<file path="flow/design.v">
`timescale 1ns / 1ps
module multiplier(    Rs, Rm, result  );
parameter N = 32; 
output wire[N-1:0] result;
input wire[N-1:0] Rs;
input wire[N-1:0] Rm;
assign result = Rm*Rs;
endmodule
`timescale 1ns / 1ps
module reg_sync(in_address_1,in_address_2,in_address_3,
						out_data_1,out_data_2,out_data_3,
						write_address_1, write_address_2,
						write_data_1, write_data_2,
						write_enable_1, write_enable_2,
						read_enable_1, read_enable_2, read_enable_3,
						rst, clk );
parameter N = 32;			  
reg [N-1:0] R [15:0];	 
input [3:0]in_address_1;
input [3:0]in_address_2;
input [3:0]in_address_3;
output reg [N-1:0]out_data_1;
output reg [N-1:0]out_data_2;
output reg [N-1:0]out_data_3;
input [3:0] write_address_1;
input[N-1:0] write_data_1;
input [3:0] write_address_2;
input[N-1:0] write_data_2;
input clk;
input rst;
input write_enable_1;
input write_enable_2;
input read_enable_1;
input read_enable_2;
input read_enable_3;
integer i;
always@(posedge clk) begin
	if (rst) begin
		for (i = 0; i < 16; i = i + 1)
			R[i] <= 0;
		out_data_1 <= 0;
		out_data_2 <= 0;
		out_data_3 <= 0;
	end else begin
		if (read_enable_1 == 1)
		out_data_1 <= R[in_address_1];
		if (read_enable_2 == 1)
		out_data_2 <= R[in_address_2];
		if (read_enable_3 == 1)
		out_data_3 <= R[in_address_3];
		if (write_enable_1 == 1) R[write_address_1] <= write_data_1;
		if (write_enable_2 == 1) R[write_address_2] <= write_data_2;
	end
end
endmodule 
`timescale 1ns / 1ps
module main_sync(clk, rst, ld_we, ld_addr, ld_data, start, a_addr, b_addr, c_addr,
		count, ready, done, result, rd_addr, rd_data);
parameter N = 32;
input clk;
input rst;
input ld_we;
input [3:0] ld_addr;
input [N-1:0] ld_data;
input start;
input [3:0] a_addr;
input [3:0] b_addr;
input [3:0] c_addr;
input [3:0] count;
output ready;
output reg done;
output [N-1:0] result;
input [3:0] rd_addr;
output [N-1:0] rd_data;
localparam IDLE = 2'd0, FIRST = 2'd1, MUL = 2'd2, WB = 2'd3;
reg [1:0] state;
reg [3:0] cnt;
reg [3:0] dst;
reg [N-1:0] reg_C;
wire [N-1:0] reg_A;
wire [N-1:0] reg_B;
wire [N-1:0] product;
wire go = (state == IDLE) && start;
reg_sync register(.in_address_1(a_addr), .in_address_2(b_addr), .in_address_3(rd_addr),
		.out_data_1(reg_A), .out_data_2(reg_B), .out_data_3(rd_data),
		.write_address_1(ld_addr), .write_address_2(dst),
		.write_data_1(ld_data), .write_data_2(reg_C),
		.write_enable_1(ld_we && (state == IDLE) && !start), .write_enable_2(state == WB),
		.read_enable_1(go), .read_enable_2(go), .read_enable_3(1'b1),
		.rst(rst), .clk(clk));
multiplier mult(.Rm(reg_A), .Rs((state == FIRST) ? reg_B : reg_C), .result(product));
assign ready = (state == IDLE);
assign result = reg_C;
always @(posedge clk) begin
	if (rst) begin
		state <= IDLE;
		cnt <= 0;
		dst <= 0;
		reg_C <= 0;
		done <= 0;
	end else begin
		done <= 0;
		case (state)
		IDLE: if (start) begin
			cnt <= count;
			dst <= c_addr;
			state <= FIRST;
		end
		FIRST: begin
			if (cnt == 0) begin
				reg_C <= reg_B;
				state <= WB;
			end else begin
				reg_C <= product;
				cnt <= cnt - 1;
				state <= (cnt == 1) ? WB : MUL;
			end
		end
		MUL: begin
			reg_C <= product;
			cnt <= cnt - 1;
			if (cnt == 1) state <= WB;
		end
		WB: begin
			state <= IDLE;
			done <= 1;
		end
		endcase
	end
end
endmodule
</file>
<file path="flow/run.sh">
#!/bin/bash
# the make line also repeats each setting of config.mk as NAME=value (left out here)
make -C /OpenROAD-flow-scripts/flow DESIGN_CONFIG=/design/flow/config.mk WORK_HOME=/design/flow/orfs CLKGATE_MAP_FILE= finish
</file>
<file path="flow/config.mk">
export PLATFORM = sky130hd
export DESIGN_NAME = main_sync
export DESIGN_NICKNAME = main_sync
export VERILOG_FILES = /design/flow/design.v
export SDC_FILE = /design/flow/constraint.sdc
export NUM_CORES = 4
export LEC_CHECK = 0
export CAP_MARGIN = 20
export CELL_PAD_IN_SITES_GLOBAL_PLACEMENT = 2
export CORE_MARGIN = 2
export CORE_UTILIZATION = 40
export CTS_CLUSTER_DIAMETER = 223
export GPL_ROUTABILITY_DRIVEN = 0
export HOLD_SLACK_MARGIN = 0.15
export MIN_ROUTING_LAYER = met2
export SLEW_MARGIN = 20
</file>
<file path="flow/constraint.sdc">
create_clock -name core_clock -period 5.97 [get_ports {clk}]
set_input_delay 1.1940 -clock core_clock [delete_from_list [all_inputs] [get_ports {clk}]]
set_output_delay 1.1940 -clock core_clock [all_outputs]
set_load 0.01 [all_outputs]
</file>
==> impl_metrics.py, run 1 <==
# Generated from Yosys and OpenROAD reports
metrics = {
    "layout": {
        "instances_no_fill": 6147,
        "areaGrowthSynthToFinish_pct": 18.3,
        "combGateArea_um2": 30700,
        "seqCellArea_um2": 18200,
        "finalNetCount": 5020,
        "num-fill-cells": 11400,
    },
    "critical_path": {
        "cp-endpoint": "reg_C[30]",
        "worst-setup-path-type": "flip-flop to flip-flop",
        "cp_max_fo": 7,
        "start_kind": "flip-flop",
        "cp.arrival_ns": 8.15,
        "regToRegEndpoint": "reg_C[30]",
        "crit_buf_inv": 5,
        "reg2reg_from": "state[2]",
        "slowest_delay_ns": 0.58,
        "cp.depth": 25,
        "slowest_stage": "fa_1",
        "endpoint_kind": "flip-flop",
        "cp_top_family": "adder cells",
        "setup.worst_path.start": "state[2]",
        "cpMostUsedCell": "fa_1",
        "reg2reg_setup_slack_ns": -1.65,
        "cp.required_ns": 6.51,
        "reg2reg_depth": 25,
    },
    "grt": {
        "grt_pass1_vias": 56500,
        "grt_pass1_wl_um": 277000,
        "grt_use_total": 0.443,
        "grt_overflow": 0,
        "grt_max_degree": 88,
        "antenna_found_initial": 0,
    },
    "sta": {
        "final-hold-violation-count": 0,
        "clock_skew_ns": 0.0383,
        "fin_ws_ns": -1.65,
        "setup_viol": 23,
        "slew_headroom": 0.180,
        "drv_slew": 0,
        "finalClockPeriodUsage": 1.28,
        "rsz0062_at_grt": "yes",
        "worst_pin_slew_ns": 1.23,
        "period_needed_ns": 7.62,
        "timing.fmax_mhz": 131,
        "hold_slack_ns": 0.465,
    },
    "power": {
        "pwr-share-clk": 0.365,
        "intPower_mw": 9.48,
        "power_leader": "sequential cells",
        "combPwrFrac": 0.248,
        "pwr_density_cell_nw_per_um2": 229,
        "p_total_mw": 13.7,
        "comb-power_mw": 3.40,
        "vdd_drop_max_uv": 278,
        "clk-power_mw": 5.00,
        "p_seq_frac": 0.386,
        "netSwitchingFraction": 0.308,
        "p_leak_nw": 23.7,
        "switchingPower_mw": 4.22,
        "p_seq_mw": 5.29,
    },
    "placement": {
        "io_buffers": 125,
        "preCtsSetupSlack_ns": -1.74,
        "dp_cells": 5986,
        "hpwl_um": 129000,
    },
    "min_path": {
        "min-delay-start": "dst[0]",
        "hold_path.class": "flip-flop to flip-flop",
        "hold_end": "dst[0]",
        "hold_depth": 2,
    },
    "synth": {
        "synthTopCellsByArea": "edfxtp_1 30%, mux4_2 21%, fa_1 16%",
        "logic_family": "multiplexers",
        "yosys_warnings": 2,
        "ys.flops": 653,
        "synthCells": 4139,
        "ys_cells": 4139,
        "fp_nets": 4732,
        "synth_top_flop_cell": "edfxtp_1",
        "ys_types": 64,
        "yosysTopAreaCellShare": 0.304,
        "synth_area_per_cell_um2": 12.2,
        "compound_area_frac": 0.0269,
        "mux_share": 0.228,
        "yosys.area_share.xor_xnor": 0.0141,
        "synth_seq_share": 0.360,
        "synth_chip_area_um2": 50600,
        "synthArstFlopShare": 0,
        "yosys.area_share.adder": 0.193,
        "synth-simple-area-share": 0.124,
        "most_common_cell": "nor2_1",
        "largest_area_cell": "edfxtp_1",
        "synthesis.area_um2": 50600,
        "edf_count": 512,
        "common_cells": "564 x nor2_1, 512 x edfxtp_1, 480 x mux4_2",
    },
    "clock_tree": {
        "path_clk_slew_ns": 0.07,
        "clock_path_buffers": 3,
        "cts-hold-fix-buffers": 0,
        "clk_latency_ns": 0.66,
        "numCtsBuffers": 72,
        "cts_htree_levels": 3,
        "cts_tree": "done",
        "numClockSinks": 653,
        "cts_root_buf": "clkbuf_16",
    },
    "flow_run": {
        "drv_cap": 0,
        "warnings": 33,
    },
    "drt": {
        "drt_wl_total_um": 192000,
        "num_vias": 47300,
        "wl_per_cell_um": 31.2,
        "postRouteAntennaNets": 0,
        "drt_pass1_iterations": 9,
        "drt_iter0_markers": 8507,
        "avgViaCountPerCell": 7.70,
        "drc_errors": 0,
    },
    "floorplanning": {
        "core_area_um2": 126000,
        "chipWidth_um": 360,
        "io-pin-count": 126,
        "rows": 130,
        "chip_area_um2": 129000,
        "fp_util": 0.403,
        "fp.dieH_um": 360,
    },
    "outcome": {
        "run_status": "finished with violations",
        "violations": "setup timing",
    },
}
-- timing repair --
item | CTS | global route
resized | 81 | 93
pin swaps | 29 | 33
endpoints found under the setup margin | 23 | 23
setup buffers | 5 | 12
gates cloned | 3 | 0
-- through the flow --
step           utilization  TNS, ns  instance area, um^2
2_1_floorplan            -   -15.10                50800
3_3_place_gp         0.448   -29.01                56300
3_5_place_dp         0.448   -29.61                56300
4_1_cts              0.472   -25.14                59300
5_1_grt              0.476   -31.14                59800
6_report             0.476   -26.21                59800
-- area by class of cell --
type	instances	area share
Multi-Input combinational cell	2775	0.513
Sequential cell	653	0.304
Timing Repair Buffer	541	0.0815
Tap cell	1650	0.0345
Clock buffer	95	0.0345
Inverter	384	0.0241
Clock inverter	37	0.00791
Antenna cell	12	0.000502
-- per-layer routing --
layer	up-vias	track usage	part of all wire	wire (um)
li1	14900	-	-	-
met1	16400	-	0	0
met2	14500	0.527	0.49	94600
met3	1496	0.584	0.41	78900
met4	83	0.0785	0.079	15200
met5	-	0.207	0.016	3060
==> run 2, diff against run 1 <==
- CELL_PAD_IN_SITES_GLOBAL_PLACEMENT: 2 -> unset
- CTS_CLUSTER_DIAMETER: 223 -> unset
- GPL_ROUTABILITY_DRIVEN: 0 -> unset
- HOLD_SLACK_MARGIN: 0.15 -> unset
- MIN_ROUTING_LAYER: met2 -> unset
- clock period: 5.97 -> 5.98 ns (I/O delays scaled with it)
==> run 2 against run 1 <==
Against the previous run: still fails the layout checks on setup timing; critical path depth rose by 1; synthesized area unchanged; global-route usage decreased by 18 points; via count shrank 25%; clock skew shrank 0.0064 ns; wire length down 13%; core utilization shrank 0.35 points; clock-buffer cell count is 1 lower; sequential share of layout area rose by 0.22 points; critical path type unchanged; largest power group unchanged; highest routed layer unchanged.
==> impl_metrics.py, run 2 <==
# Generated from Yosys and OpenROAD reports
metrics = {
    "synth": {
        "ys_cells": 4139,
        "yosys.area_share.xor_xnor": 0.0141,
        "edf_count": 512,
        "ys_types": 64,
        "synth_top_flop_cell": "edfxtp_1",
        "synth_seq_share": 0.360,
        "yosys.area_share.adder": 0.193,
        "yosys_warnings": 2,
        "synthTopCellsByArea": "edfxtp_1 30%, mux4_2 21%, fa_1 16%",
        "yosysTopAreaCellShare": 0.304,
        "mux_share": 0.228,
        "largest_area_cell": "edfxtp_1",
        "synthesis.area_um2": 50600,
        "ys.flops": 653,
        "synthCells": 4139,
        "compound_area_frac": 0.0269,
        "common_cells": "564 x nor2_1, 512 x edfxtp_1, 480 x mux4_2",
        "synth_chip_area_um2": 50600,
        "synth_area_per_cell_um2": 12.2,
        "fp_nets": 4732,
        "synth-simple-area-share": 0.124,
        "most_common_cell": "nor2_1",
        "logic_family": "multiplexers",
        "synthArstFlopShare": 0,
    },
    "sta": {
        "worst_pin_slew_ns": 1.20,
        "drv_slew": 0,
        "hold_slack_ns": 0.467,
        "clock_skew_ns": 0.0319,
        "slew_headroom": 0.200,
        "setup_viol": 23,
        "final-hold-violation-count": 0,
        "finalClockPeriodUsage": 1.24,
        "fin_ws_ns": -1.45,
        "period_needed_ns": 7.43,
        "rsz0062_at_grt": "yes",
        "timing.fmax_mhz": 135,
    },
    "clock_tree": {
        "clk_latency_ns": 0.64,
        "cts-hold-fix-buffers": 0,
        "path_clk_slew_ns": 0.06,
        "cts_tree": "done",
        "cts_root_buf": "clkbuf_16",
        "numCtsBuffers": 70,
        "numClockSinks": 653,
        "cts_htree_levels": 3,
        "clock_path_buffers": 3,
    },
    "floorplanning": {
        "fp_util": 0.403,
        "chip_area_um2": 129000,
        "io-pin-count": 126,
        "core_area_um2": 126000,
        "chipWidth_um": 360,
        "rows": 130,
        "fp.dieH_um": 360,
    },
    "power": {
        "comb-power_mw": 3.18,
        "pwr_density_cell_nw_per_um2": 219,
        "p_leak_nw": 23.5,
        "pwr-share-clk": 0.349,
        "p_seq_mw": 5.27,
        "intPower_mw": 9.19,
        "p_seq_frac": 0.406,
        "clk-power_mw": 4.53,
        "switchingPower_mw": 3.79,
        "vdd_drop_max_uv": 273,
        "combPwrFrac": 0.245,
        "power_leader": "sequential cells",
        "netSwitchingFraction": 0.292,
    },
    "layout": {
        "areaGrowthSynthToFinish_pct": 17.5,
        "num-fill-cells": 11300,
        "finalInstanceArea_um2": 59400,
        "finalNetCount": 5011,
    },
    "critical_path": {
        "cp_max_fo": 7,
        "cp-endpoint": "reg_C[28]",
        "cp.arrival_ns": 7.97,
        "endpoint_kind": "flip-flop",
        "setup.worst_path.start": "state[2]",
        "start_kind": "flip-flop",
        "regToRegEndpoint": "reg_C[28]",
        "slowest_delay_ns": 0.55,
        "worst-setup-path-type": "flip-flop to flip-flop",
        "cp_top_family": "adder cells",
        "slowest_stage": "fa_1",
        "cpMostUsedCell": "fa_1",
        "cp.depth": 26,
        "cp.required_ns": 6.52,
        "reg2reg_depth": 26,
        "reg2reg_from": "state[2]",
        "crit_buf_inv": 6,
        "reg2reg_setup_slack_ns": -1.45,
    },
    "grt": {
        "grt_use_total": 0.258,
        "grt_overflow": 0,
        "grt_max_degree": 102,
        "antenna_found_initial": 7,
        "grt_pass1_wl_um": 246000,
        "grt_pass1_vias": 36700,
    },
    "placement": {
        "routabilityCongestion": 0.919,
        "hpwl_um": 113000,
        "preCtsSetupSlack_ns": -1.58,
        "placed_area_um2": 56000,
        "io_buffers": 125,
    },
    "drt": {
        "drt_iter0_markers": 4442,
        "drt_pass1_iterations": 7,
        "avgViaCountPerCell": 5.82,
        "drc_errors": 0,
        "wl_per_cell_um": 27.2,
        "num_vias": 35700,
        "drt_wl_total_um": 167000,
        "postRouteAntennaNets": 0,
    },
    "outcome": {
        "run_status": "finished with violations",
        "violations": "setup timing",
    },
    "min_path": {
        "hold_end": "dst[0]",
        "hold_path.class": "flip-flop to flip-flop",
        "min-delay-start": "dst[0]",
        "hold_depth": 2,
    },
    "flow_run": {
        "drv_cap": 0,
        "warnings": 33,
    },
}
run 2: per-stage QoR:
stage	power, mW	instances	util	setup TNS (ns)
global route	13.4	6125	0.473	-26.71
global placement	8.35	5972	0.446	-25.32
finish	13.0	6129	0.473	-22.09
floorplan	7.04	4139	-	-14.89
CTS	13.0	6113	0.469	-21.64
detailed placement	8.37	5972	0.446	-25.55
run 2: routing by layer:
layer  track usage  share of wire  vias to the layer above
met5             0       0.000072                        -
met4        0.0875          0.035                        2
met3        0.0584           0.11                      359
met2         0.412           0.47                     1938
met1         0.350           0.39                    18500
li1              -              -                    14900
run 2: what timing repair did:
action | CTS | global route
setup buffers | 10 | 13
cloned | 3 | 2
gates resized | 101 | 75
setup endpoints to repair | 23 | 23
pin swaps | 61 | 42
run 2: area by class of cell:
cell class / count / area (um^2) / share of cell area
antenna: 5 / 12.5 / 0.000211
clock buffer: 94 / 1930 / 0.0324
clock inverter: 34 / 418 / 0.00704
inverter: 384 / 1440 / 0.0243
multi-input combinational: 2775 / 30600 / 0.515
sequential: 653 / 18200 / 0.306
tap: 1650 / 2060 / 0.0348
timing repair buffer: 534 / 4730 / 0.0797
==> run 3, diff against run 2 <==
- CAP_MARGIN: 20 -> 40
- CELL_PAD_IN_SITES_DETAIL_PLACEMENT: unset -> 0
- CORE_UTILIZATION: 40 -> 70
- CTS_CLUSTER_DIAMETER: unset -> 127
- CTS_CLUSTER_SIZE: unset -> 20
- MAX_ROUTING_LAYER: unset -> met4
- PLACE_DENSITY: unset -> 0.37
- SETUP_SLACK_MARGIN: unset -> 1.44
- SLEW_MARGIN: 20 -> 10
- TNS_END_PERCENT: unset -> 90
- clock period: 5.98 -> 5.05 ns (I/O delays scaled with it)
==> run 3 against run 2 <==
Against the previous run: still fails the layout checks on setup timing; clock power decreased by 27%; fmax is 2.9% lower; synthesized cell count is the same; total power increased by 3.7%; die area fell by 42%; core utilization grew 33 points; combinational power grew 21%; critical path type unchanged.
==> impl_metrics.py, run 3 <==
# Generated from Yosys and OpenROAD reports
metrics = {
    "drt": {
        "drc_errors": 0,
        "drt_iter0_markers": 6650,
        "drt_wl_total_um": 180000,
        "postRouteAntennaNets": 0,
        "wl_per_cell_um": 33.4,
        "drt_pass1_iterations": 13,
        "num_vias": 39600,
        "avgViaCountPerCell": 7.36,
    },
    "layout": {
        "instances_no_fill": 5383,
        "finalNetCount": 4987,
        "finish.utilization": 0.806,
        "areaGrowthSynthToFinish_pct": 13.9,
    },
    "clock_tree": {
        "clk_latency_ns": 0.61,
        "numCtsBuffers": 38,
        "numClockSinks": 653,
        "clock_path_buffers": 3,
        "cts_htree_levels": 2,
        "path_clk_slew_ns": 0.09,
        "cts-hold-fix-buffers": 0,
        "cts_root_buf": "clkbuf_16",
        "cts_tree": "done",
    },
    "power": {
        "pwr-share-clk": 0.246,
        "intPower_mw": 9.23,
        "p_seq_mw": 6.29,
        "comb-power_mw": 3.86,
        "p_seq_frac": 0.467,
        "vdd_drop_max_uv": 435,
        "combPwrFrac": 0.287,
        "switchingPower_mw": 4.23,
        "netSwitchingFraction": 0.315,
        "power_leader": "sequential cells",
        "p_leak_nw": 22.9,
        "clk-power_mw": 3.31,
        "pwr_density_cell_nw_per_um2": 234,
        "p_total_mw": 13.5,
    },
    "grt": {
        "grt_overflow": 0,
        "grt_pass1_wl_um": 265000,
        "grt_use_total": 0.509,
        "grt_pass1_vias": 41500,
        "grt_max_degree": 84,
        "antenna_found_initial": 8,
    },
    "sta": {
        "setup_viol": 24,
        "clock_skew_ns": 0.0247,
        "rsz0062_at_grt": "yes",
        "worst_pin_slew_ns": 0.974,
        "drv_slew": 0,
        "hold_slack_ns": 0.492,
        "period_needed_ns": 7.65,
        "fin_ws_ns": -2.60,
        "finalClockPeriodUsage": 1.52,
        "final-hold-violation-count": 0,
        "slew_headroom": 0.351,
        "timing.fmax_mhz": 131,
    },
    "flow_run": {
        "warnings": 33,
        "drv_cap": 0,
    },
    "synth": {
        "mux_share": 0.228,
        "synthArstFlopShare": 0,
        "synth-simple-area-share": 0.124,
        "yosys.area_share.adder": 0.193,
        "edf_count": 512,
        "synth_chip_area_um2": 50600,
        "synth_area_per_cell_um2": 12.2,
        "most_common_cell": "nor2_1",
        "fp_nets": 4732,
        "yosysTopAreaCellShare": 0.304,
        "synthTopCellsByArea": "edfxtp_1 30%, mux4_2 21%, fa_1 16%",
        "compound_area_frac": 0.0269,
        "largest_area_cell": "edfxtp_1",
        "synthesis.area_um2": 50600,
        "logic_family": "multiplexers",
        "synth_top_flop_cell": "edfxtp_1",
        "ys_cells": 4139,
        "yosys.area_share.xor_xnor": 0.0141,
        "synth_seq_share": 0.360,
        "ys_types": 64,
        "synthCells": 4139,
        "common_cells": "564 x nor2_1, 512 x edfxtp_1, 480 x mux4_2",
        "yosys_warnings": 2,
        "ys.flops": 653,
    },
    "critical_path": {
        "cpMostUsedCell": "fa_1",
        "setup.worst_path.start": "state[2]",
        "endpoint_kind": "flip-flop",
        "slowest_delay_ns": 0.61,
        "crit_buf_inv": 5,
        "reg2reg_from": "state[2]",
        "reg2reg_setup_slack_ns": -2.60,
        "slowest_stage": "fa_1",
        "cp-endpoint": "reg_C[31]",
        "start_kind": "flip-flop",
        "reg2reg_depth": 26,
        "cp_max_fo": 8,
        "cp.required_ns": 5.56,
        "cp.arrival_ns": 8.17,
        "worst-setup-path-type": "flip-flop to flip-flop",
        "cp_top_family": "adder cells",
        "regToRegEndpoint": "reg_C[31]",
        "cp.depth": 26,
    },
    "min_path": {
        "hold_end": "dst[0]",
        "hold_path.class": "flip-flop to flip-flop",
        "min-delay-start": "dst[0]",
        "hold_depth": 2,
    },
    "floorplanning": {
        "core_area_um2": 71500,
        "chip_area_um2": 74400,
        "fp_util": 0.707,
        "fp.dieH_um": 273,
        "rows": 98,
        "chipWidth_um": 273,
        "io-pin-count": 126,
    },
    "placement": {
        "routabilityCongestion": 0.983,
        "hpwl_um": 119000,
        "io_buffers": 125,
        "dp_cells": 5283,
    },
    "outcome": {
        "run_status": "finished with violations",
        "violations": "setup timing",
    },
}
## run 3: layout make-up
class / count / area (um^2)
antenna: 10 / 25.0
clock buffer: 67 / 1080
clock inverter: 2 / 17.5
fill: 3727 / 13900
inverter: 384 / 1440
multi-input combinational: 2772 / 30700
sequential: 653 / 18200
tap: 950 / 1190
timing repair buffer: 545 / 4910
## run 3: repair_timing
item,CTS,global route
gates resized,91,89
setup endpoints to repair,66,72
pin swaps,45,44
setup buffers,10,11
## run 3: metrics by stage
step                      worst slack (ns)  instance area, um^2  setup TNS (ns)
final                                -2.60                57600          -47.37
after global routing                 -2.81                57600          -52.12
after CTS                            -2.48                57000          -46.98
after detailed placement             -2.62                55400          -50.02
after global placement               -2.55                55200          -47.46
after floorplan                      -2.35                50800          -35.75
## run 3: metal layers
metal	share of wire	vias up	track usage
met5	0	-	-
met4	0.089	0	0.312
met3	0.16	1483	0.174
met2	0.45	4317	0.752
met1	0.31	19000	0.607
li1	-	14800	-
==> run 4, diff against run 3 <==
- ABC_AREA: unset -> 1
- CAP_MARGIN: 40 -> 30
- CELL_PAD_IN_SITES_DETAIL_PLACEMENT: 0 -> 1
- CELL_PAD_IN_SITES_GLOBAL_PLACEMENT: unset -> 3
- CORE_UTILIZATION: 70 -> 55
- CTS_CLUSTER_DIAMETER: 127 -> 223
- CTS_CLUSTER_SIZE: 20 -> 85
- GPL_ROUTABILITY_DRIVEN: unset -> 0
- GPL_TIMING_DRIVEN: unset -> 1
- HOLD_SLACK_MARGIN: unset -> 0.15
- MAX_ROUTING_LAYER: met4 -> unset
- MIN_ROUTING_LAYER: unset -> met2
- PLACE_DENSITY: 0.37 -> 0.41
- SETUP_SLACK_MARGIN: 1.44 -> 0.51
- SLEW_MARGIN: 10 -> 25
- TNS_END_PERCENT: 90 -> unset
- clock period: 5.05 -> 5.97 ns (I/O delays scaled with it)
==> run 4 against run 3 <==
Against the previous run: the run now fails in global placement without I/O (3_1_place_gp_skip_io); synthesized cell count rose by 56%; synthesized area up 3.1%; die area increased by 31%.
==> impl_metrics.py, run 4 <==
# Flow results
metrics = {
    "floorplanning": {
        "chip_area_um2": 97200,
        "core_area_um2": 93600,
        "fp_util": 0.557,
        "chipWidth_um": 312,
        "fp.dieH_um": 312,
        "rows": 112,
    },
    "synth": {
        "synthTopCellsByArea": "edfxtp_1 30%, fa_1 16%, nor2_1 12%",
        "synth-simple-area-share": 0.185,
        "edf_count": 512,
        "yosys.area_share.xor_xnor": 0.00471,
        "ys_cells": 6466,
        "most_common_cell": "nor2_1",
        "ys.flops": 653,
        "compound_area_frac": 0.185,
        "yosys.area_share.adder": 0.187,
        "synthesis.area_um2": 52100,
        "synth_chip_area_um2": 52100,
        "synthCells": 6466,
        "mux_share": 0.00288,
        "largest_area_cell": "edfxtp_1",
        "synth_seq_share": 0.349,
        "ys_types": 53,
        "logic_family": "adder cells",
        "synth_top_flop_cell": "edfxtp_1",
        "yosys_warnings": 2,
        "yosysTopAreaCellShare": 0.295,
        "common_cells": "1616 x nor2_1, 886 x o21ai_0, 625 x inv_1",
        "synth_area_per_cell_um2": 8.06,
        "fp_nets": 7059,
        "synthArstFlopShare": 0,
    },
    "outcome": {
        "tool.error": "[ERROR GPL-0301] Utilization 123.043 % exceeds 100%.",
        "run_status": "aborted with a tool error",
        "failed_stage": "global placement without I/O (3_1_place_gp_skip_io)",
    },
}
==> run 5, diff against run 4 <==
- ABC_AREA: 1 -> unset
- CAP_MARGIN: 30 -> 20
- CELL_PAD_IN_SITES_DETAIL_PLACEMENT: 1 -> unset
- CELL_PAD_IN_SITES_GLOBAL_PLACEMENT: 3 -> unset
- CORE_ASPECT_RATIO: unset -> 0.91
- CORE_UTILIZATION: 55 -> 72
- CTS_CLUSTER_DIAMETER: 223 -> unset
- CTS_CLUSTER_SIZE: 85 -> 40
- GPL_ROUTABILITY_DRIVEN: 0 -> unset
- GPL_TIMING_DRIVEN: 1 -> unset
- HOLD_SLACK_MARGIN: 0.15 -> 0.28
- MIN_ROUTING_LAYER: met2 -> unset
- PLACE_DENSITY: 0.41 -> unset
- PLACE_DENSITY_LB_ADDON: unset -> 0.0
- SETUP_SLACK_MARGIN: 0.51 -> 1.43
- SLEW_MARGIN: 25 -> 20
- TNS_END_PERCENT: unset -> 5
- clock period: 5.97 -> 4.87 ns (I/O delays scaled with it)
==> run 5 against run 4 <==
Against the previous run: die area fell by 26%; now fails the layout checks on setup timing; synthesized area is 3.0% lower; synthesized cell count fell by 36%.
==> impl_metrics.py, run 5 <==
# Generated from Yosys and OpenROAD reports
metrics = {
    "clock_tree": {
        "path_clk_slew_ns": 0.06,
        "cts_root_buf": "clkbuf_16",
        "cts_tree": "done",
        "clock_path_buffers": 3,
        "cts_htree_levels": 3,
        "clk_latency_ns": 0.65,
        "numClockSinks": 653,
        "cts-hold-fix-buffers": 0,
        "numCtsBuffers": 68,
    },
    "power": {
        "clk-power_mw": 5.60,
        "p_seq_frac": 0.407,
        "p_seq_mw": 6.53,
        "vdd_drop_max_uv": 347,
        "switchingPower_mw": 4.93,
        "pwr-share-clk": 0.349,
        "intPower_mw": 11.1,
        "combPwrFrac": 0.245,
        "p_leak_nw": 23.3,
        "pwr_density_cell_nw_per_um2": 277,
        "comb-power_mw": 3.93,
        "power_leader": "sequential cells",
        "netSwitchingFraction": 0.307,
    },
    "synth": {
        "synthesis.area_um2": 50600,
        "common_cells": "564 x nor2_1, 512 x edfxtp_1, 480 x mux4_2",
        "ys.flops": 653,
        "synthCells": 4139,
        "mux_share": 0.228,
        "synth-simple-area-share": 0.124,
        "yosys.area_share.adder": 0.193,
        "edf_count": 512,
        "largest_area_cell": "edfxtp_1",
        "yosysTopAreaCellShare": 0.304,
        "most_common_cell": "nor2_1",
        "fp_nets": 4732,
        "ys_types": 64,
        "synthArstFlopShare": 0,
        "synth_top_flop_cell": "edfxtp_1",
        "synth_seq_share": 0.360,
        "yosys_warnings": 2,
        "yosys.area_share.xor_xnor": 0.0141,
        "synth_chip_area_um2": 50600,
        "synthTopCellsByArea": "edfxtp_1 30%, mux4_2 21%, fa_1 16%",
        "compound_area_frac": 0.0269,
        "synth_area_per_cell_um2": 12.2,
        "logic_family": "multiplexers",
        "ys_cells": 4139,
    },
    "sta": {
        "worst_pin_slew_ns": 1.26,
        "final-hold-violation-count": 0,
        "finalClockPeriodUsage": 1.56,
        "fin_setup_tns_ns": -53.02,
        "clock_skew_ns": 0.0542,
        "hold_slack_ns": 0.464,
        "slew_headroom": 0.160,
        "setup_viol": 26,
        "timing.fmax_mhz": 132,
        "rsz0062_at_grt": "yes",
        "drv_slew": 0,
        "fin_ws_ns": -2.72,
        "period_needed_ns": 7.59,
    },
    "critical_path": {
        "reg2reg_depth": 27,
        "slowest_delay_ns": 0.54,
        "cp-endpoint": "reg_C[27]",
        "crit_buf_inv": 7,
        "cp.arrival_ns": 8.13,
        "cp.required_ns": 5.40,
        "regToRegEndpoint": "reg_C[27]",
        "endpoint_kind": "flip-flop",
        "reg2reg_from": "state[2]",
        "slowest_stage": "fa_1",
        "setup.worst_path.start": "state[2]",
        "cp_top_family": "adder cells",
        "cp_max_fo": 6,
        "reg2reg_setup_slack_ns": -2.72,
        "cpMostUsedCell": "fa_1",
        "worst-setup-path-type": "flip-flop to flip-flop",
        "start_kind": "flip-flop",
        "cp.depth": 27,
    },
    "grt": {
        "grt_overflow": 0,
        "grt_pass1_wl_um": 270000,
        "grt_max_degree": 92,
        "grt_pass1_vias": 42600,
        "grt_use_total": 0.523,
        "antenna_found_initial": 2,
    },
    "floorplanning": {
        "rows": 92,
        "core_area_um2": 69400,
        "chip_area_um2": 72400,
        "fp_util": 0.728,
        "chipWidth_um": 282,
        "fp.dieH_um": 257,
        "io-pin-count": 126,
    },
    "drt": {
        "avgViaCountPerCell": 7.46,
        "postRouteAntennaNets": 0,
        "drt_wl_total_um": 183000,
        "drc_errors": 0,
        "wl_per_cell_um": 34.0,
        "drt_pass1_iterations": 9,
        "drt_iter0_markers": 7539,
        "num_vias": 40300,
    },
    "placement": {
        "hpwl_um": 116000,
        "io_buffers": 125,
        "routabilityCongestion": 0.978,
    },
    "outcome": {
        "run_status": "finished with violations",
        "violations": "setup timing",
    },
    "min_path": {
        "hold_depth": 2,
        "hold_end": "register.out_data_2[0]",
        "hold_path.class": "flip-flop to flip-flop",
        "min-delay-start": "register.out_data_2[0]",
    },
    "layout": {
        "seqCellArea_um2": 18200,
        "areaGrowthSynthToFinish_pct": 14.6,
        "finalNetCount": 4997,
        "num-fill-cells": 3536,
        "finish.utilization": 0.835,
        "combGateArea_um2": 30200,
    },
    "flow_run": {
        "warnings": 30,
        "drv_cap": 0,
    },
}
==> run 5: area by class of cell <==
| class | instances | share of cell area |
|---|---|---|
| multi-input cells | 2772 | 0.521 |
| flip-flops and latches | 653 | 0.314 |
| clock inverters | 29 | 0.00760 |
| clock buffers | 96 | 0.0327 |
| repair buffers | 525 | 0.0792 |
| well taps | 940 | 0.0203 |
| diodes | 4 | 0.000173 |
| inverters | 384 | 0.0249 |
==> run 5: repair_timing <==
| action | in CTS | in global routing |
|---|---|---|
| gates resized | 18 | 83 |
| endpoints found under the setup margin | 35 | 236 |
| pin swaps | 10 | 49 |
| buffers inserted | 0 | 17 |
==> run 5: routing by layer <==
metal / GRT usage / vias to the layer above / part of all wire
met5: 0.00337 / - / 0.00048
met4: 0.365 / 6 / 0.098
met3: 0.241 / 1405 / 0.18
met2: 0.740 / 4593 / 0.43
met1: 0.641 / 19500 / 0.29
li1: - / 14900 / -
==> run 5: stage by stage <==
step / power, mW / area [um^2] / worst slack [ns] / instances
after floorplan: 8.63 / 50700 / -2.54 / 4139
after global placement: 10.1 / 55000 / -2.68 / 5255
after detailed placement: 10.2 / 55000 / -2.83 / 5256
after CTS: 15.7 / 57400 / -2.66 / 5381
after global routing: 16.3 / 57900 / -2.91 / 5399
final: 16.1 / 57900 / -2.72 / 5403
==> run 6, diff against run 5 <==
- CELL_PAD_IN_SITES_DETAIL_PLACEMENT: unset -> 0
- CORE_ASPECT_RATIO: 0.91 -> unset
- CORE_UTILIZATION: 72 -> 70
- CTS_CLUSTER_DIAMETER: unset -> 294
- CTS_CLUSTER_SIZE: 40 -> 20
- HOLD_SLACK_MARGIN: 0.28 -> unset
- MAX_ROUTING_LAYER: unset -> met4
- PLACE_DENSITY_LB_ADDON: 0.0 -> 0.09
- SETUP_SLACK_MARGIN: 1.43 -> 0.95
- SLEW_MARGIN: 20 -> 35
- TNS_END_PERCENT: 5 -> 90
- clock period: 4.87 -> 6.53 ns (I/O delays scaled with it)
==> run 6 against run 5 <==
Against the previous run: still fails the layout checks on setup timing; fmax increased by 0.80%; synthesized area unchanged; clock-buffer cell count decreased by 28; global-route usage fell by 4.9 points; total power shrank 36%; first-iteration DRC count fell by 25%; hold slack gained 0.0062 ns; non-clock buffer count decreased by 29; synthesized cell count unchanged; sequential power down 26%; critical path depth stayed put; clock skew decreased by 0.031 ns; largest power group unchanged; highest routed layer is now met4.
==> impl_metrics.py, run 6 <==
# Generated from Yosys and OpenROAD reports
metrics = {
    "critical_path": {
        "crit_buf_inv": 6,
        "start_kind": "flip-flop",
        "cp-endpoint": "reg_C[31]",
        "reg2reg_setup_slack_ns": -1.00,
        "reg2reg_depth": 27,
        "setup.worst_path.start": "state[2]",
        "cp.depth": 27,
        "cp.arrival_ns": 8.07,
        "cp_top_family": "adder cells",
        "slowest_delay_ns": 0.62,
        "cp_max_fo": 5,
        "cp.required_ns": 7.07,
        "endpoint_kind": "flip-flop",
        "reg2reg_from": "state[2]",
        "worst-setup-path-type": "flip-flop to flip-flop",
        "slowest_stage": "fa_1",
        "regToRegEndpoint": "reg_C[31]",
        "cpMostUsedCell": "fa_1",
    },
    "synth": {
        "ys_types": 64,
        "synth-simple-area-share": 0.124,
        "yosysTopAreaCellShare": 0.304,
        "synthArstFlopShare": 0,
        "yosys.area_share.xor_xnor": 0.0141,
        "synthesis.area_um2": 50600,
        "synth_seq_share": 0.360,
        "logic_family": "multiplexers",
        "compound_area_frac": 0.0269,
        "mux_share": 0.228,
        "common_cells": "564 x nor2_1, 512 x edfxtp_1, 480 x mux4_2",
        "synth_chip_area_um2": 50600,
        "synthCells": 4139,
        "ys_cells": 4139,
        "largest_area_cell": "edfxtp_1",
        "fp_nets": 4732,
        "synthTopCellsByArea": "edfxtp_1 30%, mux4_2 21%, fa_1 16%",
        "ys.flops": 653,
        "yosys_warnings": 2,
        "synth_area_per_cell_um2": 12.2,
        "synth_top_flop_cell": "edfxtp_1",
        "edf_count": 512,
        "yosys.area_share.adder": 0.193,
        "most_common_cell": "nor2_1",
    },
    "power": {
        "p_leak_nw": 22.7,
        "clk-power_mw": 2.60,
        "power_leader": "sequential cells",
        "combPwrFrac": 0.276,
        "p_seq_frac": 0.471,
        "p_seq_mw": 4.84,
        "intPower_mw": 7.12,
        "netSwitchingFraction": 0.308,
        "pwr_density_cell_nw_per_um2": 181,
        "switchingPower_mw": 3.17,
        "pwr-share-clk": 0.253,
        "vdd_drop_max_uv": 256,
        "comb-power_mw": 2.85,
    },
    "clock_tree": {
        "cts_root_buf": "clkbuf_16",
        "clock_path_buffers": 3,
        "path_clk_slew_ns": 0.09,
        "numCtsBuffers": 38,
        "numClockSinks": 653,
        "cts_htree_levels": 2,
        "clk_latency_ns": 0.62,
        "cts_tree": "done",
    },
    "outcome": {
        "run_status": "finished with violations",
        "violations": "setup timing",
    },
    "placement": {
        "hpwl_um": 110000,
        "dp_cells": 5231,
        "routabilityCongestion": 1.00,
        "io_buffers": 125,
        "preCtsSetupSlack_ns": -1.11,
    },
    "floorplanning": {
        "core_area_um2": 71500,
        "chipWidth_um": 273,
        "io-pin-count": 126,
        "chip_area_um2": 74400,
        "fp.dieH_um": 273,
        "fp_util": 0.707,
        "rows": 98,
    },
    "sta": {
        "hold_slack_ns": 0.471,
        "slew_headroom": 0.313,
        "clock_skew_ns": 0.0228,
        "final-hold-violation-count": 0,
        "worst_pin_slew_ns": 1.03,
        "period_needed_ns": 7.53,
        "fin_ws_ns": -1.00,
        "timing.fmax_mhz": 133,
        "drv_slew": 0,
        "finalClockPeriodUsage": 1.15,
        "rsz0062_at_grt": "yes",
        "setup_viol": 19,
    },
    "min_path": {
        "hold_path.class": "flip-flop to flip-flop",
        "hold_depth": 2,
        "min-delay-start": "register.out_data_2[0]",
        "hold_end": "register.out_data_2[0]",
    },
    "flow_run": {
        "warnings": 30,
        "drv_cap": 0,
    },
    "drt": {
        "avgViaCountPerCell": 7.05,
        "drt_iter0_markers": 5663,
        "dr_wl_met3_um": 24100,
        "wl_met1_um": 52700,
        "num_vias": 37600,
        "drc_errors": 0,
        "wl_per_cell_um": 31.2,
        "drt_pass1_iterations": 8,
        "highest_layer": "met4",
        "drt_wl_total_um": 166000,
        "wl_met2_um": 76800,
        "postRouteAntennaNets": 0,
    },
    "layout": {
        "combGateArea_um2": 30500,
        "num-fill-cells": 4152,
        "seqCellArea_um2": 18200,
        "areaGrowthSynthToFinish_pct": 12.5,
        "finalNetCount": 4940,
        "instances_no_fill": 5334,
    },
    "grt": {
        "grt_use_total": 0.474,
        "grt_pass1_vias": 39300,
        "grt_pass1_wl_um": 247000,
        "antenna_found_initial": 11,
        "grt_max_degree": 77,
        "grt_overflow": 0,
    },
}
## run 6: what timing repair did
| item | in CTS | in global routing |
|---|---|---|
| pin swaps | 55 | 26 |
| gates resized | 95 | 42 |
| hold buffers | 0 | 0 |
| gates cloned | 2 | 0 |
| setup buffers | 13 | 9 |
| endpoints found under the setup margin | 24 | 24 |
## run 6: routing by layer
layer / GRT usage / up-vias
li1: - / 14700
met1: 0.574 / 18500
met2: 0.716 / 3393
met3: 0.134 / 995
met4: 0.281 / 0
met5: - / -
## run 6: layout make-up
| type | count | share of cell area |
|---|---|---|
| clock buffer | 68 | 0.0198 |
| inverter | 384 | 0.0253 |
| tap | 950 | 0.0209 |
| antenna | 8 | 0.000352 |
| multi-input combinational | 2774 | 0.536 |
| sequential | 653 | 0.320 |
| timing repair buffer | 496 | 0.0776 |
| clock inverter | 1 | 0.000154 |
## run 6: stage by stage
step           setup TNS, ns  total power [mW]  utilization  instance area [um^2]
2_1_floorplan          -5.98              6.45            -                 50800
3_3_place_gp          -12.28              7.48        0.765                 54700
3_5_place_dp          -13.59              7.55        0.767                 54800
4_1_cts               -10.34              10.1        0.791                 56500
5_1_grt               -15.54              10.5        0.796                 56900
6_report              -11.55              10.3        0.796                 56900
==> run 7, diff against run 6 <==
- CAP_MARGIN: 20 -> 15
- CELL_PAD_IN_SITES_DETAIL_PLACEMENT: 0 -> unset
- CORE_ASPECT_RATIO: unset -> 1.08
- CORE_UTILIZATION: 70 -> 57
- CTS_CLUSTER_DIAMETER: 294 -> unset
- CTS_CLUSTER_SIZE: 20 -> 23
- MAX_ROUTING_LAYER: met4 -> unset
- MIN_ROUTING_LAYER: unset -> met2
- PLACE_DENSITY_LB_ADDON: 0.09 -> 0.15
- SETUP_SLACK_MARGIN: 0.95 -> unset
- SLEW_MARGIN: 35 -> 40
- TNS_END_PERCENT: 90 -> unset
- clock period: 6.53 -> 7.32 ns (I/O delays scaled with it)
==> run 7 against run 6 <==
Against the previous run: still fails the layout checks on setup timing; critical path type unchanged; first-iteration DRC count grew 99%; largest cell class unchanged; register-to-register slack gained 0.72 ns; non-clock buffer count fell by 51; global-route usage up 7.9 points; critical endpoint is now reg_C[29].
==> impl_metrics.py, run 7 <==
# Generated from Yosys and OpenROAD reports
metrics = {
    "outcome": {
        "run_status": "finished with violations",
        "violations": "setup timing",
    },
    "grt": {
        "antenna_found_initial": 0,
        "grt_use_total": 0.553,
        "grt_pass1_vias": 54000,
        "grt_pass1_wl_um": 249000,
        "grt_overflow": 0,
        "grt_max_degree": 93,
    },
    "power": {
        "p_seq_frac": 0.414,
        "combPwrFrac": 0.252,
        "clk-power_mw": 3.49,
        "intPower_mw": 7.22,
        "p_seq_mw": 4.33,
        "pwr_density_cell_nw_per_um2": 181,
        "pwr-share-clk": 0.334,
        "vdd_drop_max_uv": 256,
        "netSwitchingFraction": 0.309,
        "p_leak_nw": 23.0,
        "switchingPower_mw": 3.23,
        "power_leader": "sequential cells",
        "comb-power_mw": 2.64,
    },
    "min_path": {
        "hold_end": "dst[0]",
        "min-delay-start": "dst[0]",
        "hold_depth": 2,
        "hold_path.class": "flip-flop to flip-flop",
    },
    "critical_path": {
        "regToRegEndpoint": "reg_C[29]",
        "cp.depth": 26,
        "cpMostUsedCell": "fa_1",
        "cp_max_fo": 10,
        "reg2reg_from": "state[2]",
        "slowest_delay_ns": 0.57,
        "reg2reg_setup_slack_ns": -0.28,
        "cp.arrival_ns": 8.19,
        "start_kind": "flip-flop",
        "cp.required_ns": 7.90,
        "slowest_stage": "fa_1",
        "cp-endpoint": "reg_C[29]",
        "worst-setup-path-type": "flip-flop to flip-flop",
        "endpoint_kind": "flip-flop",
        "setup.worst_path.start": "state[2]",
        "reg2reg_depth": 26,
        "crit_buf_inv": 7,
        "cp_top_family": "adder cells",
    },
    "placement": {
        "dp_cells": 5371,
        "io_buffers": 125,
        "preCtsSetupSlack_ns": -0.424,
        "routabilityCongestion": 1.03,
        "hpwl_um": 108000,
    },
    "synth": {
        "ys_cells": 4139,
        "fp_nets": 4732,
        "synth_chip_area_um2": 50600,
        "synthesis.area_um2": 50600,
        "synth_area_per_cell_um2": 12.2,
        "ys.flops": 653,
        "logic_family": "multiplexers",
        "yosys_warnings": 2,
        "largest_area_cell": "edfxtp_1",
        "synthTopCellsByArea": "edfxtp_1 30%, mux4_2 21%, fa_1 16%",
        "synth-simple-area-share": 0.124,
        "most_common_cell": "nor2_1",
        "mux_share": 0.228,
        "yosys.area_share.adder": 0.193,
        "ys_types": 64,
        "synthArstFlopShare": 0,
        "yosysTopAreaCellShare": 0.304,
        "yosys.area_share.xor_xnor": 0.0141,
        "common_cells": "564 x nor2_1, 512 x edfxtp_1, 480 x mux4_2",
        "edf_count": 512,
        "compound_area_frac": 0.0269,
        "synthCells": 4139,
        "synth_seq_share": 0.360,
        "synth_top_flop_cell": "edfxtp_1",
    },
    "drt": {
        "postRouteAntennaNets": 0,
        "drt_pass1_iterations": 14,
        "avgViaCountPerCell": 8.50,
        "drt_iter0_markers": 11200,
        "drt_wl_total_um": 169000,
        "wl_per_cell_um": 30.6,
        "drc_errors": 0,
        "num_vias": 47000,
    },
    "sta": {
        "final-hold-violation-count": 0,
        "slew_headroom": 0.321,
        "hold_slack_ns": 0.457,
        "timing.fmax_mhz": 132,
        "fin_ws_ns": -0.284,
        "worst_pin_slew_ns": 1.02,
        "rsz0062_at_grt": "yes",
        "setup_viol": 10,
        "period_needed_ns": 7.60,
        "finalClockPeriodUsage": 1.04,
        "clock_skew_ns": 0.0382,
        "drv_slew": 0,
    },
    "floorplanning": {
        "fp.dieH_um": 313,
        "fp_util": 0.575,
        "io-pin-count": 126,
        "rows": 113,
        "core_area_um2": 87900,
        "chipWidth_um": 291,
        "chip_area_um2": 91100,
    },
    "layout": {
        "areaGrowthSynthToFinish_pct": 14.5,
        "finalNetCount": 4911,
        "finish.utilization": 0.658,
        "instances_no_fill": 5528,
    },
    "clock_tree": {
        "clock_path_buffers": 3,
        "cts_tree": "done",
        "clk_latency_ns": 0.69,
        "numCtsBuffers": 61,
        "cts_htree_levels": 2,
        "path_clk_slew_ns": 0.07,
        "numClockSinks": 653,
        "cts_root_buf": "clkbuf_16",
        "cts-hold-fix-buffers": 0,
    },
    "flow_run": {
        "drv_cap": 0,
        "warnings": 30,
    },
}
[run 7: layout make-up]
class | instances | area, um^2
Multi-Input combinational cell | 2773 | 30600
Fill cell | 6573 | 30100
Clock inverter | 33 | 377
Antenna cell | 8 | 20.0
Clock buffer | 82 | 1740
Timing Repair Buffer | 445 | 4090
Sequential cell | 653 | 18200
Inverter | 384 | 1440
Tap cell | 1150 | 1440
[run 7: layer usage]
metal | part of all wire | vias up | track usage | wire, um
met1 | 0 | 16100 | - | 0
met2 | 0.45 | 13800 | 0.652 | 76900
met4 | 0.14 | 95 | 0.175 | 23200
met5 | 0.017 | - | 0.354 | 2920
li1 | - | 14600 | - | -
met3 | 0.39 | 2265 | 0.677 | 66100
[run 7: through the flow]
step | cell area (um^2) | TNS [ns] | power, mW
2_1_floorplan | 50700 | -0.108 | 5.74
4_1_cts | 57100 | -0.967 | 10.1
3_3_place_gp | 54400 | -3.04 | 6.69
6_report | 57900 | -1.46 | 10.4
3_5_place_dp | 54500 | -3.38 | 6.72
5_1_grt | 57800 | -3.92 | 10.6
[run 7: timing repair]
| item | 4_1_cts | 5_1_grt |
|---|---|---|
| setup buffers | 17 | 16 |
| gates cloned | 2 | 0 |
| resized | 60 | 128 |
| pin swaps | 41 | 60 |
| hold endpoints to repair | 0 | 0 |
| endpoints found under the setup margin | 14 | 16 |
==> run 8, diff against run 7 <==
- CAP_MARGIN: 15 -> 20
- CORE_ASPECT_RATIO: 1.08 -> unset
- CORE_UTILIZATION: 57 -> 40
- CTS_CLUSTER_SIZE: 23 -> unset
- MIN_ROUTING_LAYER: met2 -> unset
- PLACE_DENSITY_LB_ADDON: 0.15 -> unset
- SLEW_MARGIN: 40 -> 20
- clock period: 7.32 -> 10.0 ns (I/O delays scaled with it)
==> run 8 against run 7 <==
Against the previous run: the run now finishes clean; critical path depth down 2; fmax down 9.9%; wire length down 2.1%; cell area down 3.8%; first-iteration DRC count down 63%; via count down 26%.
==> impl_metrics.py, run 8 <==
# Generated from Yosys and OpenROAD reports
metrics = {
    "outcome": {
        "run_status": "complete, no violations",
    },
    "synth": {
        "synth-simple-area-share": 0.124,
        "synthesis.area_um2": 50600,
        "common_cells": "564 x nor2_1, 512 x edfxtp_1, 480 x mux4_2",
        "yosys_warnings": 2,
        "synth_area_per_cell_um2": 12.2,
        "synth_chip_area_um2": 50600,
        "yosys.area_share.xor_xnor": 0.0141,
        "yosys.area_share.adder": 0.193,
        "synth_top_flop_cell": "edfxtp_1",
        "synthArstFlopShare": 0,
        "mux_share": 0.228,
        "ys.flops": 653,
        "synth_seq_share": 0.360,
        "yosysTopAreaCellShare": 0.304,
        "synthTopCellsByArea": "edfxtp_1 30%, mux4_2 21%, fa_1 16%",
        "logic_family": "multiplexers",
        "most_common_cell": "nor2_1",
        "ys_cells": 4139,
        "synthCells": 4139,
        "ys_types": 64,
        "fp_nets": 4732,
        "largest_area_cell": "edfxtp_1",
        "compound_area_frac": 0.0269,
        "edf_count": 512,
    },
    "sta": {
        "timing.fmax_mhz": 118,
        "final-hold-violation-count": 0,
        "fin_setup_tns_ns": 0,
        "clock_skew_ns": 0.0267,
        "worst_pin_slew_ns": 1.10,
        "period_needed_ns": 8.44,
        "rsz0062_at_grt": "no",
        "slew_headroom": 0.265,
        "drv_slew": 0,
        "finalClockPeriodUsage": 0.844,
        "setup_viol": 0,
    },
    "power": {
        "p_leak_nw": 21.6,
        "comb-power_mw": 1.59,
        "netSwitchingFraction": 0.296,
        "p_seq_frac": 0.432,
        "intPower_mw": 5.21,
        "power_leader": "sequential cells",
        "switchingPower_mw": 2.19,
        "p_seq_mw": 3.19,
        "vdd_drop_max_uv": 116,
        "clk-power_mw": 2.62,
        "pwr-share-clk": 0.354,
        "combPwrFrac": 0.214,
        "pwr_density_cell_nw_per_um2": 133,
    },
    "floorplanning": {
        "chipWidth_um": 360,
        "core_area_um2": 126000,
        "fp_util": 0.403,
        "chip_area_um2": 129000,
        "io-pin-count": 126,
        "rows": 130,
        "fp.dieH_um": 360,
    },
    "layout": {
        "finalNetCount": 4695,
        "areaGrowthSynthToFinish_pct": 10.2,
        "num-fill-cells": 11500,
        "instances_no_fill": 5808,
        "seqCellArea_um2": 18200,
        "combGateArea_um2": 29800,
    },
    "flow_run": {
        "drv_cap": 0,
        "warnings": 27,
    },
    "clock_tree": {
        "cts_tree": "done",
        "cts_htree_levels": 3,
        "path_clk_slew_ns": 0.07,
        "cts_root_buf": "clkbuf_16",
        "clock_path_buffers": 3,
        "numCtsBuffers": 69,
        "cts_resized": 0,
        "clk_latency_ns": 0.63,
        "numClockSinks": 653,
        "cts-hold-fix-buffers": 0,
        "post_cts_buffers": 0,
    },
    "drt": {
        "avgViaCountPerCell": 5.97,
        "num_vias": 34700,
        "wl_per_cell_um": 28.5,
        "drt_wl_total_um": 166000,
        "drc_errors": 0,
        "postRouteAntennaNets": 0,
        "drt_pass1_iterations": 5,
        "drt_iter0_markers": 4159,
    },
    "grt": {
        "antenna_found_initial": 11,
        "grt_pass1_vias": 35200,
        "grt_overflow": 0,
        "grt_max_degree": 84,
        "grt_use_total": 0.257,
        "grt_pass1_wl_um": 243000,
    },
    "critical_path": {
        "cp.arrival_ns": 8.93,
        "slowest_delay_ns": 0.62,
        "cp_cell_sequence": "mux2_2 > and2_1 > fa_1 > inv_1 > fa_1 > fa_1 > fa_1 > inv_1 > fa_1 > inv_1 > fa_1 > inv_1 > fa_1 > fa_1 > ha_1 > and3_1 > o211a_1 > o21a_1 > a311oi_1 > o221ai_1 > o41ai_1 > mux2i_1 > nand2_1 > a311oi_1",
        "cp.required_ns": 10.49,
        "cp.depth": 24,
        "start_kind": "flip-flop",
        "reg2reg_from": "state[2]",
        "endpoint_kind": "flip-flop",
        "cp_max_fo": 30,
        "worst-setup-path-type": "flip-flop to flip-flop",
        "cp-endpoint": "reg_C[30]",
        "regToRegEndpoint": "reg_C[30]",
        "slowest_stage": "mux2_2",
        "crit_buf_inv": 4,
        "setup.worst_path.start": "state[2]",
        "cpMostUsedCell": "fa_1",
        "cp_top_family": "adder cells",
        "reg2reg_setup_slack_ns": 1.56,
        "reg2reg_depth": 24,
    },
    "min_path": {
        "hold_end": "dst[0]",
        "hold_depth": 2,
        "hold_path.class": "flip-flop to flip-flop",
        "min-delay-start": "dst[0]",
    },
    "placement": {
        "dp_cells": 5681,
        "io_buffers": 125,
        "routabilityCongestion": 0.913,
        "hpwl_um": 104000,
    },
}
-- run 8: stage by stage --
| step | instance area [um^2] | power [mW] | setup slack, ns | hold slack [ns] | utilization |
|---|---|---|---|---|---|
| 2_1_floorplan | 50600 | 4.19 | 2.28 | 0.433 | - |
| 3_3_place_gp | 53400 | 4.80 | 1.79 | 0.443 | 0.426 |
| 3_5_place_dp | 53400 | 4.81 | 1.68 | 0.448 | 0.426 |
| 4_1_cts | 55700 | 7.41 | 1.63 | 0.457 | 0.443 |
| 5_1_grt | 55700 | 7.63 | 1.19 | 0.467 | 0.443 |
| 6_report | 55700 | 7.40 | 1.56 | 0.456 | 0.444 |
-- run 8: cell type report --
type                    count  share of cell area
clock inverters            31             0.00541
multi-input cells        2772               0.534
inverters                 384              0.0259
repair buffers            222              0.0357
clock buffers              91              0.0346
well taps                1650              0.0371
flip-flops and latches    653               0.327
diodes                      5            0.000225
-- run 8: per-layer routing --
metal	routed length (um)	GRT usage
met1	64600	0.356
met2	76700	0.404
met3	19100	0.0566
met4	5130	0.0826
met5	89	0
==> run 9, diff against run 8 <==
- CELL_PAD_IN_SITES_DETAIL_PLACEMENT: unset -> 0
- CORE_UTILIZATION: 40 -> 61
- CTS_CLUSTER_DIAMETER: unset -> 294
- PLACE_DENSITY_LB_ADDON: unset -> 0.09
- SETUP_SLACK_MARGIN: unset -> 0.95
- SLEW_MARGIN: 20 -> 35
- TNS_END_PERCENT: unset -> 90
- clock period: 10.0 -> 6.65 ns (I/O delays scaled with it)
==> run 9 against run 8 <==
Against the previous run: now fails the layout checks on setup timing; fmax grew 13%; via count grew 4.6%; non-clock buffer count grew 282; global-route usage grew 13 points; wire length shrank 2.1%; die area shrank 34%; synthesized cell count is the same; synthesized area is the same; hold slack is essentially flat; cell count shrank 5.0%; largest power group unchanged.
==> impl_metrics.py, run 9 <==
# Generated from Yosys and OpenROAD reports
metrics = {
    "outcome": {
        "run_status": "finished with violations",
        "violations": "setup timing",
    },
    "critical_path": {
        "endpoint_kind": "flip-flop",
        "cp.required_ns": 7.18,
        "cp.depth": 26,
        "regToRegEndpoint": "reg_C[30]",
        "start_kind": "flip-flop",
        "cp-endpoint": "reg_C[30]",
        "reg2reg_setup_slack_ns": -0.83,
        "slowest_delay_ns": 0.55,
        "reg2reg_from": "state[2]",
        "reg2reg_depth": 26,
        "worst-setup-path-type": "flip-flop to flip-flop",
        "slowest_stage": "fa_1",
        "cp.arrival_ns": 8.01,
        "cp_top_family": "adder cells",
        "cp_max_fo": 8,
        "cpMostUsedCell": "fa_1",
        "setup.worst_path.start": "state[2]",
        "crit_buf_inv": 5,
    },
    "placement": {
        "routabilityCongestion": 0.948,
        "hpwl_um": 108000,
        "dp_cells": 5368,
        "io_buffers": 125,
        "preCtsSetupSlack_ns": -0.932,
    },
    "sta": {
        "final-hold-violation-count": 0,
        "slew_headroom": 0.341,
        "rsz0062_at_grt": "yes",
        "worst_pin_slew_ns": 0.988,
        "finalClockPeriodUsage": 1.12,
        "clock_skew_ns": 0.0340,
        "setup_viol": 17,
        "drv_slew": 0,
        "period_needed_ns": 7.48,
        "timing.fmax_mhz": 134,
        "fin_ws_ns": -0.831,
    },
    "power": {
        "pwr-share-clk": 0.347,
        "combPwrFrac": 0.240,
        "intPower_mw": 8.11,
        "p_seq_mw": 4.75,
        "comb-power_mw": 2.75,
        "switchingPower_mw": 3.37,
        "power_leader": "sequential cells",
        "pwr_density_cell_nw_per_um2": 198,
        "p_total_mw": 11.5,
        "netSwitchingFraction": 0.294,
        "vdd_drop_max_uv": 220,
        "p_leak_nw": 23.2,
        "clk-power_mw": 3.99,
        "p_seq_frac": 0.413,
    },
    "clock_tree": {
        "clk_latency_ns": 0.65,
        "clock_path_buffers": 3,
        "cts_tree": "done",
        "numClockSinks": 653,
        "cts_root_buf": "clkbuf_16",
        "cts-hold-fix-buffers": 0,
        "path_clk_slew_ns": 0.06,
        "cts_htree_levels": 3,
        "numCtsBuffers": 70,
    },
    "drt": {
        "postRouteAntennaNets": 0,
        "drc_errors": 0,
        "wl_per_cell_um": 29.4,
        "avgViaCountPerCell": 6.58,
        "drt_pass1_iterations": 6,
        "num_vias": 36300,
        "drt_wl_total_um": 162000,
        "drt_iter0_markers": 5054,
    },
    "min_path": {
        "hold_depth": 2,
        "hold_end": "dst[0]",
        "min-delay-start": "dst[0]",
        "hold_path.class": "flip-flop to flip-flop",
    },
    "floorplanning": {
        "fp_util": 0.616,
        "chip_area_um2": 85200,
        "chipWidth_um": 292,
        "io-pin-count": 126,
        "rows": 105,
        "core_area_um2": 82100,
        "fp.dieH_um": 292,
    },
    "synth": {
        "synth_chip_area_um2": 50600,
        "logic_family": "multiplexers",
        "synth_top_flop_cell": "edfxtp_1",
        "mux_share": 0.228,
        "yosys.area_share.adder": 0.193,
        "fp_nets": 4732,
        "yosysTopAreaCellShare": 0.304,
        "yosys.area_share.xor_xnor": 0.0141,
        "common_cells": "564 x nor2_1, 512 x edfxtp_1, 480 x mux4_2",
        "largest_area_cell": "edfxtp_1",
        "synthCells": 4139,
        "synth_seq_share": 0.360,
        "edf_count": 512,
        "yosys_warnings": 2,
        "synthTopCellsByArea": "edfxtp_1 30%, mux4_2 21%, fa_1 16%",
        "synth_area_per_cell_um2": 12.2,
        "synthesis.area_um2": 50600,
        "synthArstFlopShare": 0,
        "compound_area_frac": 0.0269,
        "ys_cells": 4139,
        "ys.flops": 653,
        "ys_types": 64,
        "most_common_cell": "nor2_1",
        "synth-simple-area-share": 0.124,
    },
    "flow_run": {
        "warnings": 30,
        "drv_cap": 0,
    },
    "grt": {
        "grt_max_degree": 85,
        "antenna_found_initial": 3,
        "grt_use_total": 0.390,
        "grt_pass1_wl_um": 241000,
        "grt_overflow": 0,
        "grt_pass1_vias": 37300,
    },
    "layout": {
        "instances_no_fill": 5515,
        "finalNetCount": 4979,
        "areaGrowthSynthToFinish_pct": 14.8,
    },
}
[run 9: what timing repair did]
item,in CTS,in global routing
pin swaps,25,42
gates resized,42,73
gates cloned,1,0
setup buffers,5,10
setup endpoints to repair,24,24
[run 9: stage by stage]
stage	hold slack [ns]	utilization	cell area [um^2]	setup TNS (ns)
after floorplan	0.433	-	50800	-4.54
after global placement	0.444	0.670	55000	-10.11
after detailed placement	0.447	0.670	55100	-10.64
after CTS	0.454	0.702	57600	-9.12
after global routing	0.502	0.707	58000	-13.54
final	0.455	0.707	58000	-9.15
[run 9: cell type report]
cell class / count / area [um^2]
Multi-Input combinational cell: 2773 / 30400
Fill cell: 5801 / 24100
Sequential cell: 653 / 18200
Timing Repair Buffer: 504 / 4390
Clock buffer: 96 / 1920
Inverter: 384 / 1440
Tap cell: 1070 / 1340
Clock inverter: 34 / 390
Antenna cell: 1 / 2.50
[run 9: per-layer routing]
metal	track usage	part of all wire	up-vias
met4	0.170	0.051	2
met3	0.0878	0.12	520
met1	0.526	0.35	18500
met2	0.615	0.47	2499
li1	-	-	14800
met5	0	0.000080	-
==> run 10, diff against run 9 <==
- CAP_MARGIN: 20 -> 5
- CORE_UTILIZATION: 61 -> 72
- CTS_CLUSTER_DIAMETER: 294 -> 98
- CTS_CLUSTER_SIZE: unset -> 14
- PLACE_DENSITY_LB_ADDON: 0.09 -> unset
- SETUP_SLACK_MARGIN: 0.95 -> -0.61
- clock period: 6.65 -> 6.0 ns (I/O delays scaled with it)
==> run 10 against run 9 <==
Against the previous run: still fails the layout checks on setup timing; cell count down 2.8%; largest power group unchanged; register-to-register slack worse by 0.78 ns; highest routed layer unchanged; die area fell by 15%; sequential share of layout area increased by 0.58 points.
==> impl_metrics.py, run 10 <==
# Generated from Yosys and OpenROAD reports
metrics = {
    "sta": {
        "rsz0062_at_grt": "yes",
        "fin_setup_tns_ns": -23.25,
        "finalClockPeriodUsage": 1.27,
        "drv_slew": 0,
        "fin_ws_ns": -1.61,
        "timing.fmax_mhz": 131,
        "slew_headroom": 0.358,
        "setup_viol": 23,
        "clock_skew_ns": 0.0472,
        "period_needed_ns": 7.61,
        "worst_pin_slew_ns": 0.964,
        "final-hold-violation-count": 0,
    },
    "floorplanning": {
        "chipWidth_um": 269,
        "io-pin-count": 126,
        "chip_area_um2": 72300,
        "fp_util": 0.724,
        "rows": 97,
        "fp.dieH_um": 269,
        "core_area_um2": 69800,
    },
    "synth": {
        "ys_cells": 4139,
        "synth_seq_share": 0.360,
        "yosys_warnings": 2,
        "synthCells": 4139,
        "most_common_cell": "nor2_1",
        "mux_share": 0.228,
        "fp_nets": 4732,
        "ys_types": 64,
        "synthesis.area_um2": 50600,
        "yosys.area_share.adder": 0.193,
        "synthTopCellsByArea": "edfxtp_1 30%, mux4_2 21%, fa_1 16%",
        "synth_top_flop_cell": "edfxtp_1",
        "yosys.area_share.xor_xnor": 0.0141,
        "synth_area_per_cell_um2": 12.2,
        "synthArstFlopShare": 0,
        "yosysTopAreaCellShare": 0.304,
        "common_cells": "564 x nor2_1, 512 x edfxtp_1, 480 x mux4_2",
        "ys.flops": 653,
        "synth-simple-area-share": 0.124,
        "compound_area_frac": 0.0269,
        "synth_chip_area_um2": 50600,
        "logic_family": "multiplexers",
        "edf_count": 512,
        "largest_area_cell": "edfxtp_1",
    },
    "power": {
        "comb-power_mw": 3.12,
        "pwr-share-clk": 0.287,
        "combPwrFrac": 0.264,
        "p_total_mw": 11.8,
        "p_seq_mw": 5.29,
        "vdd_drop_max_uv": 323,
        "p_seq_frac": 0.448,
        "clk-power_mw": 3.39,
        "power_leader": "sequential cells",
        "pwr_density_cell_nw_per_um2": 207,
        "p_leak_nw": 22.9,
        "netSwitchingFraction": 0.309,
        "intPower_mw": 8.16,
        "switchingPower_mw": 3.64,
    },
    "critical_path": {
        "cp-endpoint": "reg_C[31]",
        "start_kind": "flip-flop",
        "cp.depth": 24,
        "setup.worst_path.start": "state[2]",
        "cp_cell_sequence": "mux2_2 > and2_1 > fa_1 > inv_1 > fa_1 > fa_1 > fa_1 > inv_1 > fa_1 > fa_1 > fa_2 > fa_1 > ha_4 > a21o_1 > a21o_1 > a221oi_2 > o21ai_2 > a311o_1 > buf_4 > a21oi_4 > o21ai_2 > xnor2_1 > nand2_1 > a211oi_2",
        "reg2reg_from": "state[2]",
        "cp.arrival_ns": 8.15,
        "endpoint_kind": "flip-flop",
        "regToRegEndpoint": "reg_C[31]",
        "reg2reg_setup_slack_ns": -1.61,
        "crit_buf_inv": 3,
        "cp.required_ns": 6.54,
        "reg2reg_depth": 24,
        "cp_max_fo": 11,
        "slowest_stage": "fa_2",
        "slowest_delay_ns": 0.57,
        "cp_top_family": "adder cells",
        "cpMostUsedCell": "fa_1",
        "worst-setup-path-type": "flip-flop to flip-flop",
    },
    "drt": {
        "num_vias": 39200,
        "drt_pass1_iterations": 9,
        "drt_wl_total_um": 175000,
        "postRouteAntennaNets": 0,
        "wl_per_cell_um": 32.7,
        "drt_iter0_markers": 6680,
        "drc_errors": 0,
        "avgViaCountPerCell": 7.31,
    },
    "min_path": {
        "hold_path.class": "flip-flop to flip-flop",
        "hold_depth": 2,
        "min-delay-start": "register.out_data_2[0]",
        "hold_end": "register.out_data_2[0]",
    },
    "placement": {
        "routabilityCongestion": 1.03,
        "hpwl_um": 113000,
        "io_buffers": 125,
    },
    "clock_tree": {
        "cts-hold-fix-buffers": 0,
        "cts_root_buf": "clkbuf_16",
        "cts_tree": "done",
        "numCtsBuffers": 52,
        "clock_path_buffers": 3,
        "clk_latency_ns": 0.65,
        "cts_htree_levels": 2,
        "path_clk_slew_ns": 0.07,
        "numClockSinks": 653,
    },
    "grt": {
        "antenna_found_initial": 6,
        "grt_pass1_vias": 40900,
        "grt_max_degree": 77,
        "grt_pass1_wl_um": 257000,
        "grt_overflow": 0,
        "grt_use_total": 0.496,
    },
    "layout": {
        "areaGrowthSynthToFinish_pct": 12.7,
        "finalNetCount": 4973,
    },
    "outcome": {
        "run_status": "finished with violations",
        "violations": "setup timing",
    },
    "flow_run": {
        "warnings": 33,
        "drv_cap": 0,
    },
}
[run 10: stage by stage]
stage	util	area (um^2)	hold WS, ns	instances	setup slack, ns
after floorplan	-	50700	0.433	4139	-1.40
after global placement	0.786	54800	0.441	5252	-1.60
after detailed placement	0.787	54900	0.451	5253	-1.68
after CTS	0.812	56700	0.461	5349	-1.54
after global routing	0.817	57000	0.490	5360	-1.78
final	0.817	57000	0.465	5361	-1.61
[run 10: repair_timing]
action | CTS | global route
endpoints found under the setup margin | 20 | 22
gates resized | 48 | 53
pin swaps | 23 | 38
setup buffers | 7 | 9
cloned | 1 | 0
[run 10: metal layers]
layer  part of all wire  vias to the layer above  track usage
met5            0.00094                        -       0.0169
met4              0.085                       10        0.330
met2               0.45                     4148        0.756
met1               0.31                    18900        0.610
li1                   -                    14800            -
met3               0.16                     1310        0.167
[run 10: area by class of cell]
| type | instances | area (um^2) |
|---|---|---|
| Fill cell | 3696 | 12800 |
| Clock inverter | 2 | 50.0 |
| Inverter | 384 | 1440 |
| Antenna cell | 3 | 7.51 |
| Tap cell | 940 | 1180 |
| Clock buffer | 90 | 1470 |
| Sequential cell | 653 | 18200 |
| Timing Repair Buffer | 516 | 4420 |
| Multi-Input combinational cell | 2773 | 30200 |
No activity file was given, so power comes from the tool's default toggle rates.
